==> flow/design.v <==
module alu_top(clk, a, b, op, out, carry_out, over_flow, zero);
input clk;
input [31:0] a, b;
input [2:0] op;
output reg [31:0] out;
output reg carry_out, over_flow, zero;
reg [31:0] a_r, b_r;
reg [2:0] op_r;
wire [31:0] alu_out;
wire alu_carry_out, alu_over_flow, alu_zero;
ALU alu_core(a_r, b_r, op_r, alu_out, alu_carry_out, alu_over_flow, alu_zero);
always @(posedge clk) begin
	a_r <= a;
	b_r <= b;
	op_r <= op;
	out <= alu_out;
	carry_out <= alu_carry_out;
	over_flow <= alu_over_flow;
	zero <= alu_zero;
end
endmodule

module xorgate(a, b, out);
output[31:0] out;
input wire[31:0] a, b;
generate  
genvar index;
for (index = 0; index<32; index = index + 1)
	begin: xorgen
		xor xor1(out[index], a[index], b[index]);
	end
endgenerate
endmodule
module andgate(a, b, out);
output[31:0] out;
input[31:0] a, b;
generate  
genvar index;
for (index = 0; index<32; index = index + 1)
	begin: andgen
		and and1(out[index], a[index], b[index]);  
	end
endgenerate
endmodule
module orgate(a, b, out);
output[31:0] out;
input[31:0] a, b;
generate  
genvar index;
for (index = 0; index<32; index = index + 1)
	begin: orgen
		or or1(out[index], a[index], b[index]);
	end
endgenerate
endmodule
module adder(sum, carryout, a, b, carryin);
output sum, carryout;
input a, b, carryin;
xor sumbit(sum, a, b, carryin);
and bc(b_c, b, carryin);
and ac(a_c, a, carryin);
and ab(a_b, a, b);
or cout(carryout, b_c, a_c, a_b);
endmodule
module adder32Bit(addo, carryout, over_flow, A, B, carry_in);
output[31:0] addo;  
output carryout;  
output over_flow;  
input[31:0] A;  
input[31:0] B;  
input carry_in;
wire[31:0] carry_oarray;
adder adder_init (addo[0], carry_oarray[0], A[0], B[0], carry_in);
adder adder1 (addo[1], carry_oarray[1], A[1], B[1], carry_oarray[0]);
generate  
genvar index;
for (index = 2; index<32; index = index + 1)
	begin: add32b
	adder addergen (addo[index], carry_oarray[index], A[index], B[index], carry_oarray[index-1]);
	end
endgenerate
assign carryout = carry_oarray[31];
wire abxor, abcoutxor;
xor xor1(abxor, A[31], B[31]);
xor xor2(abcoutxor, carryout, abxor);
xor xor3(over_flow, addo[31], abcoutxor);
endmodule 
module slt(sum, overflow, slto);
input[31:0] sum;
input overflow;
output slto;
xor slt_xor(slto, sum[31], overflow);
endmodule
module structuralMultiplexer(out, mux_command, ando, oro, xoro, addo, slto);
output[31:0] out;
input[2:0] mux_command;  
input[31:0] ando;  
input[31:0] oro;  
input[31:0] xoro;  
input[31:0] addo;  
input slto;  
wire[2:0] inv_command;
wire[31:0] enableand, enableor, enablexor, enableadd;  
wire enableslt;  
not notCommand0(inv_command[0], mux_command[0]);  
not notCommand1(inv_command[1], mux_command[1]);
not notCommand2(inv_command[2], mux_command[2]);
and slt_and(enableslt, slto, inv_command[2], mux_command[1], inv_command[0]);
generate
genvar index;
for (index = 0; index<32; index = index + 1)
	begin: muxgen 
		and ando_and(enableand[index], ando[index], inv_command[2], mux_command[1], mux_command[0]);  
		and oro_and(enableor[index], oro[index], mux_command[2], inv_command[1], inv_command[0]);  
		and xoro_and(enablexor[index], xoro[index], inv_command[2], inv_command[1], mux_command[0]);  
		and addo_and(enableadd[index], addo[index], inv_command[2], inv_command[1], inv_command[0]);  
		or or1(out[index], enableand[index],  enableor[index], enablexor[index], enableadd[index], enableslt);  
	end
endgenerate
endmodule
module LUT(mux_command, a_inv, b_inv, carry_in, allow_overflow, addr);
output reg[2:0] mux_command;
output reg a_inv;
output reg b_inv;
output reg carry_in;
output reg allow_overflow;
input[2:0] addr;
always @ (addr) begin
	case(addr)
	3'd0: begin mux_command = 3'b000; a_inv = 0; b_inv = 0; carry_in = 0; allow_overflow = 1; end  
	3'd1: begin mux_command = 3'b000; a_inv = 0; b_inv = 1; carry_in = 1; allow_overflow = 1; end  
	3'd2: begin mux_command = 3'b001; a_inv = 0; b_inv = 0; carry_in = 0; allow_overflow = 1; end  
	3'd3: begin mux_command = 3'b010; a_inv = 0; b_inv = 1; carry_in = 1; allow_overflow = 0; end  
	3'd4: begin mux_command = 3'b011; a_inv = 0; b_inv = 0; carry_in = 0; allow_overflow = 1; end  
	3'd6: begin mux_command = 3'b011; a_inv = 1; b_inv = 1; carry_in = 0; allow_overflow = 1; end  
	3'd7: begin mux_command = 3'b100; a_inv = 0; b_inv = 0; carry_in = 0; allow_overflow = 1; end  
	3'd5: begin mux_command = 3'b100; a_inv = 1; b_inv = 1; carry_in = 0; allow_overflow = 1; end  
default: $display("Please check inputs");
endcase
end
endmodule
module ALU(a, b, addr, out, carry_out, over_flow, zero);
input[31:0] a, b;
input[2:0] addr;  
output[31:0] out;
output carry_out, over_flow, zero;
wire carry_in, b_inv;  
wire a_inv, allow_overflow;  
wire[2:0] mux_command;
wire[31:0] A, B;  
wire[31:0] addo, xoro, ando, oro;
wire slto;
LUT lookuptable(mux_command, a_inv, b_inv, carry_in, allow_overflow, addr);
generate
genvar index;
for (index = 0; index<32; index = index + 1)
	begin: abinv_gen
		xor a_invgen(A[index], a[index], a_inv);  
		xor b_invgen(B[index], b[index], b_inv);  
	end
endgenerate
andgate and_gate(A, B, ando);  
orgate or_gate(A, B, oro);  
xorgate xor_gate(A, B, xoro);  
adder32Bit add_gate(addo, carry_out, over_flow, A, B, carry_in);  
slt slt_gate(addo, over_flow, slto);
and allowoverflow_and(overflow, over_flow, allow_overflow);
structuralMultiplexer mux_structure(out, mux_command, ando, oro, xoro, addo, slto);
wire[31:0] equal;
generate  
genvar index1;
for (index1 = 0; index1 <32; index1 = index1+1)begin
                nor nor1(equal[index1], out[index1], 0);
end
endgenerate
and and1(zero, equal[0], equal[1], equal[2], equal[3],equal[4],equal[5],equal[6],equal[7],equal[8],equal[9],equal[10],equal[11],equal[12],equal[13],equal[14],equal[15],equal[16],equal[17],equal[18],equal[19],equal[20],equal[21],equal[22],equal[23],equal[24],equal[25],equal[26],equal[27],equal[28],equal[29],equal[30],equal[31]);
endmodule
make LEC_CHECK=0 ABC_AREA=1 CAP_MARGIN=20 CELL_PAD_IN_SITES_DETAIL_PLACEMENT=1 CELL_PAD_IN_SITES_GLOBAL_PLACEMENT=2 CORE_ASPECT_RATIO=1.24 CORE_MARGIN=7 CORE_UTILIZATION=36 CTS_CLUSTER_DIAMETER=397 CTS_CLUSTER_SIZE=85 GPL_ROUTABILITY_DRIVEN=0 HOLD_SLACK_MARGIN=0.06 MAX_ROUTING_LAYER=met4 PLACE_DENSITY_LB_ADDON=0.09 SETUP_SLACK_MARGIN=2.5 SLEW_MARGIN=5 TNS_END_PERCENT=50 finish   # period 14.1 ns
run.sh (not shown) runs the stock make flow with config.mk's settings and CLKGATE_MAP_FILE=.
The starting point produced a clean layout.
==> next run, changes <==
Settings changed: ABC_AREA 1 to unset, CELL_PAD_IN_SITES_DETAIL_PLACEMENT 1 to unset, CELL_PAD_IN_SITES_GLOBAL_PLACEMENT 2 to unset, CORE_ASPECT_RATIO 1.24 to unset, CORE_MARGIN 7 to 2, CORE_UTILIZATION 36 to 58, CTS_CLUSTER_DIAMETER 397 to unset, CTS_CLUSTER_SIZE 85 to unset, GPL_ROUTABILITY_DRIVEN 0 to unset, HOLD_SLACK_MARGIN 0.06 to unset, MAX_ROUTING_LAYER met4 to unset, PLACE_DENSITY_LB_ADDON 0.09 to unset, SETUP_SLACK_MARGIN 2.5 to unset, SLEW_MARGIN 5 to 20, TNS_END_PERCENT 50 to unset.
Clock period 14.1 ns to 7.88 ns, I/O delays scaled along.
After rerunning:
- Now the flow finished with negative setup slack left
- count of clock-buffer cells in the layout does not change
- first-iteration DRC count rises by well over a third
- power went up by well over a third
- cell count went down by a few percent
- sequential cell count does not change
- area after synthesis is higher by a few percent
- core utilization is higher by 32 points
==> next run, changes <==
Settings changed: ABC_AREA set to 0, CORE_UTILIZATION 58 to 66, CTS_CLUSTER_DIAMETER set to 399, CTS_CLUSTER_SIZE set to 99, SETUP_SLACK_MARGIN set to 0.75.
The changed run ran to the end with violations: negative setup slack; via count climbs by 9.5%; routed wire length climbs by 16%; final area climbs by 0.48%; core utilization climbs by 11 points; die size drops by 12%; sequential share of layout area stays flat; worst setup slack loses 330 ps; global-route usage climbs by 7.7 points; area after synthesis stays the same; synthesized cell count is unchanged; power climbs by 4.0%.
==> next run, changes <==
Settings changed: ABC_AREA 0 to unset, CORE_UTILIZATION 66 to 61, CTS_CLUSTER_DIAMETER 399 to unset, CTS_CLUSTER_SIZE 99 to unset, SETUP_SLACK_MARGIN 0.75 to unset.
Clock period 7.88 ns to 7.16 ns, I/O delays scaled along.
=> The new run finished but failed the layout checks on negative setup slack; power came out higher by 5.1%; worst hold slack loses 31 ps; routed wire length came out lower by 13%; count of clock-buffer cells in the layout came out higher by 2; final area barely changes; global-route usage came out lower by 5.8 points; critical path depth came out higher by 1.
==> next run, changes <==
Settings changed: CORE_UTILIZATION 61 to 72, CTS_CLUSTER_SIZE set to 99.
Clock period 7.16 ns to 13.7 ns, I/O delays scaled along.
The changed run completed, yet does not pass: negative setup slack.
Cell count fell by roughly a tenth.
Clock-buffer cell count went down by 5.
Die area falls by about a fifth.
Via count rises by roughly a tenth.
==> next run, changes <==
Settings changed: CORE_UTILIZATION 72 to 18, CTS_CLUSTER_SIZE 99 to unset.
Clock period 13.7 ns to 14.2 ns, I/O delays scaled along.
Effect:
- With this change the flow went through all stages and came out clean
- global-route usage shrinks by 35 points
- utilization decreases by 69 points
- cell area rises by about 7%
- wire length decreases by about 12%
- total power came out lower by 2.0%
- synthesized cell count stays the same
- area after synthesis is unchanged
- critical path depth went up by 2
No activity file was given, so power comes from the tool's default toggle rates.
